==> job 3496 <==
==> flow/design.v <==
module slave_apb ( 
                   output reg [ 8-1 : 0 ]   prdata, 			 
                   output reg                         pready, 			 
                   output reg                         pslverr,			 
		   input                	      penable,                   
                   input                	      pwrite, 			 
                   input 	         	      psel,  			 
                   input                              pclk,   			 
                   input                	      presetn, 			 
                   input      [ 8-1 : 0 ]   paddr,  			 
                   input      [ 8-1 : 0 ]   pwdata 			 
                   );
  parameter         IDLE    = 2'd0;              				 
  parameter         SETUP   = 2'd1;
  parameter         ENABLE  = 2'd2;
  reg   [ 2-1 : 0 ]   pre_state;   					 
  reg   [ 2-1 : 0 ]   nxt_state;
  reg   [ 8-1 : 0 ]    mem [ 0 : 200 ]; 		 
  reg   [ 8-1 : 0 ]    prdata_c;
  reg pready_c;
  reg pslverr_c;
  reg mem_we_c;
  always @ ( posedge pclk or negedge presetn )
  	begin 
    	     if ( ! presetn )
      			pre_state <= IDLE;
    	     else 
      			pre_state <= nxt_state;
  	end 
  always @ ( * ) 
  	begin
    		prdata_c   = 8'd0;
    		pslverr_c  = 1'b0;
    		pready_c   = 1'b0;
    		mem_we_c   = 1'b0;
    	 	nxt_state  = IDLE;     
		case ( pre_state )
			IDLE   : begin  
          				if ( psel == 1 ) 
            					nxt_state = SETUP;
	        			else
          				     begin
            					nxt_state = IDLE;
  	        				prdata_c = 8'd0;
          				     end
        			end  
      		      SETUP  : begin  
          				nxt_state  = ENABLE;
        			end  
		     ENABLE : begin  
				    pready_c = psel;
						if ( psel == 1 )   
              						nxt_state    = SETUP;
            					else
              						nxt_state    = IDLE; 
		      		    if(paddr <= 200)
          				begin
            					pslverr_c      = 1'b0;
	         				 if(!pwrite)      
              						prdata_c     = mem [ paddr ];
            					else 
	            					mem_we_c     = psel;
          			        end  
				else
				        pslverr_c     = psel;
        		     end  
                  default : nxt_state = IDLE;
    endcase
  end  
  always @ ( posedge pclk )
  	if ( mem_we_c )
  		mem [ paddr ] <= pwdata;
  always @ ( posedge pclk or negedge presetn)
 	 begin
    		if ( ! presetn)
    			begin
      				prdata    <= 8'b0;
      				pready    <= 1'b0;
      				pslverr   <= 1'b0;
    			end  
    	     else
    		begin
      			pready  <= pready_c;
      		   if ( ( pre_state == ENABLE ) )
      			begin
        			prdata  <= prdata_c;
        			pslverr <= pslverr_c;
      			end
    		end
  	end
endmodule
==> flow/run.sh <==
#!/bin/bash
# the make line also repeats each setting of config.mk as NAME=value (left out here)
make -C /OpenROAD-flow-scripts/flow DESIGN_CONFIG=/design/flow/config.mk WORK_HOME=/design/flow/orfs CLKGATE_MAP_FILE= finish
==> flow/config.mk <==
export PLATFORM = sky130hd
export DESIGN_NAME = slave_apb
export DESIGN_NICKNAME = slave_apb
export VERILOG_FILES = /design/flow/design.v
export SDC_FILE = /design/flow/constraint.sdc
export NUM_CORES = 4
export LEC_CHECK = 0
export ABC_AREA = 0
export CAP_MARGIN = 0
export CELL_PAD_IN_SITES_DETAIL_PLACEMENT = 0
export CORE_MARGIN = 2
export CORE_UTILIZATION = 72
export CTS_CLUSTER_DIAMETER = 213
export CTS_CLUSTER_SIZE = 14
export HOLD_SLACK_MARGIN = 0.27
export PLACE_DENSITY_LB_ADDON = 0.12
export SETUP_SLACK_MARGIN = 0.87
export SLEW_MARGIN = 25
export TNS_END_PERCENT = 85
==> flow/constraint.sdc <==
create_clock -name core_clock -period 3.03 [get_ports {pclk}]
set_input_delay 0.6060 -clock core_clock [delete_from_list [all_inputs] [get_ports {pclk}]]
set_output_delay 0.6060 -clock core_clock [all_outputs]
set_load 0.01 [all_outputs]
==> job 8706 (differences from job 3496) <==
Settings changed: ABC_AREA 0 to 1, CAP_MARGIN 0 to 20, CELL_PAD_IN_SITES_DETAIL_PLACEMENT 0 to default, CORE_ASPECT_RATIO from default to 1.43, CTS_CLUSTER_DIAMETER 213 to 326, CTS_CLUSTER_SIZE 14 to 10, HOLD_SLACK_MARGIN 0.27 to default, PLACE_DENSITY from default to 0.6, PLACE_DENSITY_LB_ADDON 0.12 to default, SETUP_SLACK_MARGIN 0.87 to 0.91, SLEW_MARGIN 25 to 40, TNS_END_PERCENT 85 to default.
==> results.sh <==
# physical design summary
export IMPL_synth_cellmix_simpleShare_pct=24.09
export IMPL_final_seq_area_um2=48620
export IMPL_net_switching_power_mw=10.43
export IMPL_met3_length_um=17740
export IMPL_worst_ep_arrival_time_ns=2.79
export IMPL_run_status="no timing/DRC/antenna violations"
export IMPL_fp_utilization_pct=72.77
export IMPL_common_cells="3753 x sky130_fd_sc_hd__nand2_1, 1608 x sky130_fd_sc_hd__edfxtp_1, 330 x sky130_fd_sc_hd__nor2_1, 184 x sky130_fd_sc_hd__buf_2, 140 x sky130_fd_sc_hd__nand3_1"
The numbers above come from job 8706.

==> results.sh <==
# physical design summary
export IMPL_common_cells="1608 x sky130_fd_sc_hd__edfxtp_1, 324 x sky130_fd_sc_hd__mux4_2, 217 x sky130_fd_sc_hd__nor2_1, 191 x sky130_fd_sc_hd__mux2i_1, 141 x sky130_fd_sc_hd__nand2_1"
export IMPL_final_seq_area_um2=48610
export IMPL_globalRouteMet1Util_pct=53.25
export IMPL_detail_route_antenna_nets=0
export IMPL_worst_ep_arrival_time_ns=3.00
export IMPL_fp_utilization_pct=72.97
export IMPL_synth_cellmix_simpleShare_pct=3.369
export IMPL_run_status="no timing/DRC/antenna violations"
export IMPL_net_switching_power_mw=9.103
The numbers above come from job 3496.


---

==> inputs of job 3436 <==
Starts from the design.v that is shown in full above.
make LEC_CHECK=0 ABC_AREA=1 CAP_MARGIN=20 CORE_MARGIN=2 CORE_UTILIZATION=72 CTS_CLUSTER_DIAMETER=91 CTS_CLUSTER_SIZE=25 PLACE_DENSITY_LB_ADDON=0.26 SETUP_SLACK_MARGIN=0.83 SLEW_MARGIN=20 TNS_END_PERCENT=5 finish   # period 3.14 ns
run.sh (not shown) runs the stock make flow with config.mk's settings and CLKGATE_MAP_FILE=.
==> inputs of job 2310, as changes to job 3436 <==
- ABC_AREA: 1 -> unset
- CTS_CLUSTER_DIAMETER: 91 -> unset
- CTS_CLUSTER_SIZE: 25 -> 14
- PLACE_DENSITY: unset -> 0.6
- PLACE_DENSITY_LB_ADDON: 0.26 -> unset
- SETUP_SLACK_MARGIN: 0.83 -> 0.95
- TNS_END_PERCENT: 5 -> unset
==> flow/constraint.sdc (replaced) <==
create_clock -name core_clock -period 3.22 [get_ports {pclk}]
set_input_delay 0.6440 -clock core_clock [delete_from_list [all_inputs] [get_ports {pclk}]]
set_output_delay 0.6440 -clock core_clock [all_outputs]
set_load 0.01 [all_outputs]
==> comparison <==
- Against job 3436, the utilization of job 2310 is higher by 4.7 points.
- Power: job 2310 is larger than job 3436 (about 16%).
- Between job 3436 and job 2310, the lower non-clock buffer count is in job 2310 (gap 108).
- Against job 3436, the worst setup slack of job 2310 is better by 53 ps.
- Sequential share of layout area: job 2310 is lower than job 3436 (0.12 points).
- In job 3436 the critical path depth is lower than in job 2310, by 9.
- Of job 3436 and job 2310, job 3436 has the higher routed wire length (gap about 7%, measured against job 2310).
- Between job 3436 and job 2310, the lower combinational power is in job 2310 (gap about 14%, measured against job 2310).
- In job 3436 the hold slack is higher than in job 2310, by 260 ps.
- Cell area is about the same in job 2310 and job 3436.

---

==> build 73: inputs <==
Starts from the design.v that is shown in full above.
==> flow/config.mk <==
export PLATFORM = sky130hd
export DESIGN_NAME = slave_apb
export DESIGN_NICKNAME = slave_apb
export VERILOG_FILES = /design/flow/design.v
export SDC_FILE = /design/flow/constraint.sdc
export NUM_CORES = 4
export LEC_CHECK = 0
export ABC_AREA = 1
export CAP_MARGIN = 30
export CELL_PAD_IN_SITES_DETAIL_PLACEMENT = 0
export CORE_MARGIN = 9
export CORE_UTILIZATION = 49
export CTS_CLUSTER_DIAMETER = 280
export CTS_CLUSTER_SIZE = 29
export GPL_TIMING_DRIVEN = 0
export HOLD_SLACK_MARGIN = 0.12
export MAX_ROUTING_LAYER = met4
export PLACE_DENSITY = 0.6
export SLEW_MARGIN = 15
==> flow/constraint.sdc <==
create_clock -name core_clock -period 10.0 [get_ports {pclk}]
set_input_delay 2.0000 -clock core_clock [delete_from_list [all_inputs] [get_ports {pclk}]]
set_output_delay 2.0000 -clock core_clock [all_outputs]
set_load 0.01 [all_outputs]
==> trial 42: changes against build 73 <==
==> flow/config.mk (replaced) <==
export PLATFORM = sky130hd
export DESIGN_NAME = slave_apb
export DESIGN_NICKNAME = slave_apb
export VERILOG_FILES = /design/flow/design.v
export SDC_FILE = /design/flow/constraint.sdc
export NUM_CORES = 4
export LEC_CHECK = 0
export CAP_MARGIN = 0
export CELL_PAD_IN_SITES_DETAIL_PLACEMENT = 0
export CORE_MARGIN = 2
export CORE_UTILIZATION = 72
export CTS_CLUSTER_DIAMETER = 213
export CTS_CLUSTER_SIZE = 15
export HOLD_SLACK_MARGIN = 0.29
export PLACE_DENSITY = 0.69
export SETUP_SLACK_MARGIN = 0.78
export SLEW_MARGIN = 40
export TNS_END_PERCENT = 60
==> flow/constraint.sdc (replaced) <==
create_clock -name core_clock -period 3.03 [get_ports {pclk}]
set_input_delay 0.6060 -clock core_clock [delete_from_list [all_inputs] [get_ports {pclk}]]
set_output_delay 0.6060 -clock core_clock [all_outputs]
set_load 0.01 [all_outputs]
==> build 97: changes against build 73 <==
==> flow/config.mk (replaced) <==
export PLATFORM = sky130hd
export DESIGN_NAME = slave_apb
export DESIGN_NICKNAME = slave_apb
export VERILOG_FILES = /design/flow/design.v
export SDC_FILE = /design/flow/constraint.sdc
export NUM_CORES = 4
export LEC_CHECK = 0
export CAP_MARGIN = 20
export CORE_MARGIN = 2
export CORE_UTILIZATION = 45
export PLACE_DENSITY = 0.6
export SLEW_MARGIN = 20
==> flow/constraint.sdc (replaced) <==
create_clock -name core_clock -period 3.11 [get_ports {pclk}]
set_input_delay 0.6220 -clock core_clock [delete_from_list [all_inputs] [get_ports {pclk}]]
set_output_delay 0.6220 -clock core_clock [all_outputs]
set_load 0.01 [all_outputs]
==> summary of the runs <==
- The highest final area belongs to build 97, the lowest to build 73.
- The highest final cell count belongs to build 73, the lowest to trial 42.
- Critical path depth is the same in build 97 and trial 42.
- Sequential power: trial 42 > build 97 > build 73.
- Via count: build 73 > trial 42 > build 97.
- Routed wire length: build 73 is higher than build 97 (28%).
- The highest register-to-register slack belongs to build 73, the lowest to build 97.
- The lowest die size belongs to trial 42, the highest to build 73.

---

==> exp/amber: inputs <==
Starts from the design.v that is shown in full above.
clock: 3.03 ns
lec_check: 0
cap_margin: 20
core_margin: 2
core_utilization: 72
cts_cluster_size: 15
setup_slack_margin: 0.78
slew_margin: 20
==> inputs of exp/zinc, as changes to exp/amber <==
ABC_AREA = 1   (was not set)
CELL_PAD_IN_SITES_DETAIL_PLACEMENT = 0   (was not set)
CTS_CLUSTER_DIAMETER = 213   (was not set)
CTS_CLUSTER_SIZE = 14   (was 15)
HOLD_SLACK_MARGIN = 0.27   (was not set)
PLACE_DENSITY_LB_ADDON = 0.12   (was not set)
SETUP_SLACK_MARGIN = 0.87   (was 0.78)
SLEW_MARGIN = 25   (was 20)
TNS_END_PERCENT = 85   (was not set)
==> inputs of exp/sierra, as changes to exp/amber <==
CTS_CLUSTER_DIAMETER = 91   (was not set)
CTS_CLUSTER_SIZE = 25   (was 15)
SETUP_SLACK_MARGIN = not set   (was 0.78)
==> flow/constraint.sdc (replaced) <==
create_clock -name core_clock -period 3.14 [get_ports {pclk}]
set_input_delay 0.6280 -clock core_clock [delete_from_list [all_inputs] [get_ports {pclk}]]
set_output_delay 0.6280 -clock core_clock [all_outputs]
set_load 0.01 [all_outputs]
==> inputs of exp/nickel, as changes to exp/amber <==
ABC_AREA = 1   (was not set)
CAP_MARGIN = 0   (was 20)
CORE_ASPECT_RATIO = 1.43   (was not set)
CTS_CLUSTER_DIAMETER = 326   (was not set)
CTS_CLUSTER_SIZE = 10   (was 15)
PLACE_DENSITY = 0.35   (was not set)
SETUP_SLACK_MARGIN = 0.91   (was 0.78)
SLEW_MARGIN = 40   (was 20)
==> ci_impl_report.md <==
### Flow metrics

| Metric | Value |
|---|---|
| Layout net count | 3392 |
| Run status | no timing/DRC/antenna violations |
| Fraction of power spent switching nets | 21.1% |
| Fraction of cell area in non-clock buffers | 4.52% |
| Comb power | 2.64 mW |
| Width of the die | 301 microns |
| Setup CP Type | in -> reg |
| Area Growth Syn to Fin | 16.3% |
| Relative area of clock buffers and inverters in the final design | 6.80% |
# the run above: exp/amber

==> ci_impl_report.md <==
### Flow metrics

| Metric | Value |
|---|---|
| Comb power | 3.09 mW |
| Fraction of power spent switching nets | 22.3% |
| Run status | no timing/DRC/antenna violations |
| Area Growth Syn to Fin | 16.0% |
| Width of the die | 259 microns |
| Layout net count | 6607 |
| Fraction of cell area in non-clock buffers | 5.91% |
# the run above: exp/nickel

==> ci_impl_report.md <==
### Flow metrics

| Metric | Value |
|---|---|
| Run status | no timing/DRC/antenna violations |
| Layout net count | 6552 |
| Setup CP Type | in -> reg |
| Width of the die | 309 microns |
| Comb power | 3.04 mW |
| Fraction of power spent switching nets | 22.1% |
| Remaining number of nets flagged by the antenna check after routing | 0 |
| Met1 usage | 50.6% |
| Fraction of cell area in non-clock buffers | 5.87% |
# the run above: exp/zinc

==> ci_impl_report.md <==
### Flow metrics

| Metric | Value |
|---|---|
| Run status | no timing/DRC/antenna violations |
| Setup CP Type | reg -> reg |
| Width of the die | 301 microns |
| Fraction of cell area in non-clock buffers | 6.19% |
| Fraction of power spent switching nets | 20.6% |
| Area Growth Syn to Fin | 10.3% |
| Relative area of clock buffers and inverters in the final design | 2.83% |
| Layout net count | 3495 |
# the run above: exp/sierra


---

==> job 3030 <==
Starts from the design.v that is shown in full above.
clock: 3.03 ns
lec_check: 0
cap_margin: 20
cell_pad_in_sites_detail_placement: 0
core_margin: 2
core_utilization: 72
cts_cluster_diameter: 213
cts_cluster_size: 15
hold_slack_margin: 0.29
place_density: 0.69
setup_slack_margin: 0.78
slew_margin: 25
tns_end_percent: 60
==> inputs of job 7392, as changes to job 3030 <==
Settings changed: CELL_PAD_IN_SITES_DETAIL_PLACEMENT 0 to not set, CORE_UTILIZATION 72 to 58, CTS_CLUSTER_DIAMETER 213 to not set, CTS_CLUSTER_SIZE 15 to not set, HOLD_SLACK_MARGIN 0.29 to not set, PLACE_DENSITY 0.69 to not set, SETUP_SLACK_MARGIN 0.78 to not set, SLEW_MARGIN 25 to 20, TNS_END_PERCENT 60 to not set.
==> flow/constraint.sdc (replaced) <==
create_clock -name core_clock -period 5.02 [get_ports {pclk}]
set_input_delay 1.0040 -clock core_clock [delete_from_list [all_inputs] [get_ports {pclk}]]
set_output_delay 1.0040 -clock core_clock [all_outputs]
set_load 0.01 [all_outputs]
==> inputs of job 8752, as changes to job 3030 <==
Settings changed: CELL_PAD_IN_SITES_DETAIL_PLACEMENT 0 to not set, CTS_CLUSTER_DIAMETER 213 to 41, HOLD_SLACK_MARGIN 0.29 to not set, PLACE_DENSITY 0.69 to 0.38, SETUP_SLACK_MARGIN 0.78 to 0.87, SLEW_MARGIN 25 to 20, TNS_END_PERCENT 60 to not set.
==> qor summary <==
                                                                      job 7392               job 8752               job 3030
Final worst-path cycle share                                             73.0%                  75.7%                  77.2%
Total non-filler cell area in the finished layout                   70700 um^2             74600 um^2             73700 um^2
Share of total power consumed by net switching                           20.9%                  22.1%                  21.2%
Amount of wire on met3 after detailed routing                         11800 um               21400 um               18100 um
Core outline area                                                  109000 um^2             87000 um^2             87000 um^2
Overall chip area                                                  112000 um^2             90600 um^2             90600 um^2
# diodes                                                                     1                      5                      0
Hold Buf Count CTS                                                           0                      0                      3
Clock-cell share                                                         7.05%                  7.14%                  4.25%
Worst Hold Slack                                                        358 ps                 248 ps                 321 ps
Reg-to-reg critical path endpoint                        mem[102][0]$_DFFE_PP_  prdata[1]$_DFFE_PN0P_  prdata[5]$_DFFE_PN0P_
Final Routed Wirelength                                              151000 um              169000 um              162000 um
Crit path arrival time                                                 4270 ps                2920 ps                2930 ps
Number of placement rows                                                   121                    108                    108
Part of the total power dissipated in the clock network                  41.1%                  42.6%                  34.0%
Pint                                                                  0.0218 W               0.0371 W               0.0329 W
Post-cts resize count                                                        0                     79                     92
Status                                        no timing/DRC/antenna violations  no timing/DRC/antenna violations  no timing/DRC/antenna violations
Seq/total area                                                           68.7%                  65.1%                  66.0%
Per-cell via count in the routed design                                   6.44                   7.35                   7.26
Comb/total area                                                          19.3%                  21.1%                  21.2%
Number of clock buffers in the layout                                      211                    177                    134
Post-layout worst setup margin                                         1360 ps                 737 ps                 691 ps
Power figures rest on the tool's default switching activity, not on a simulated workload.
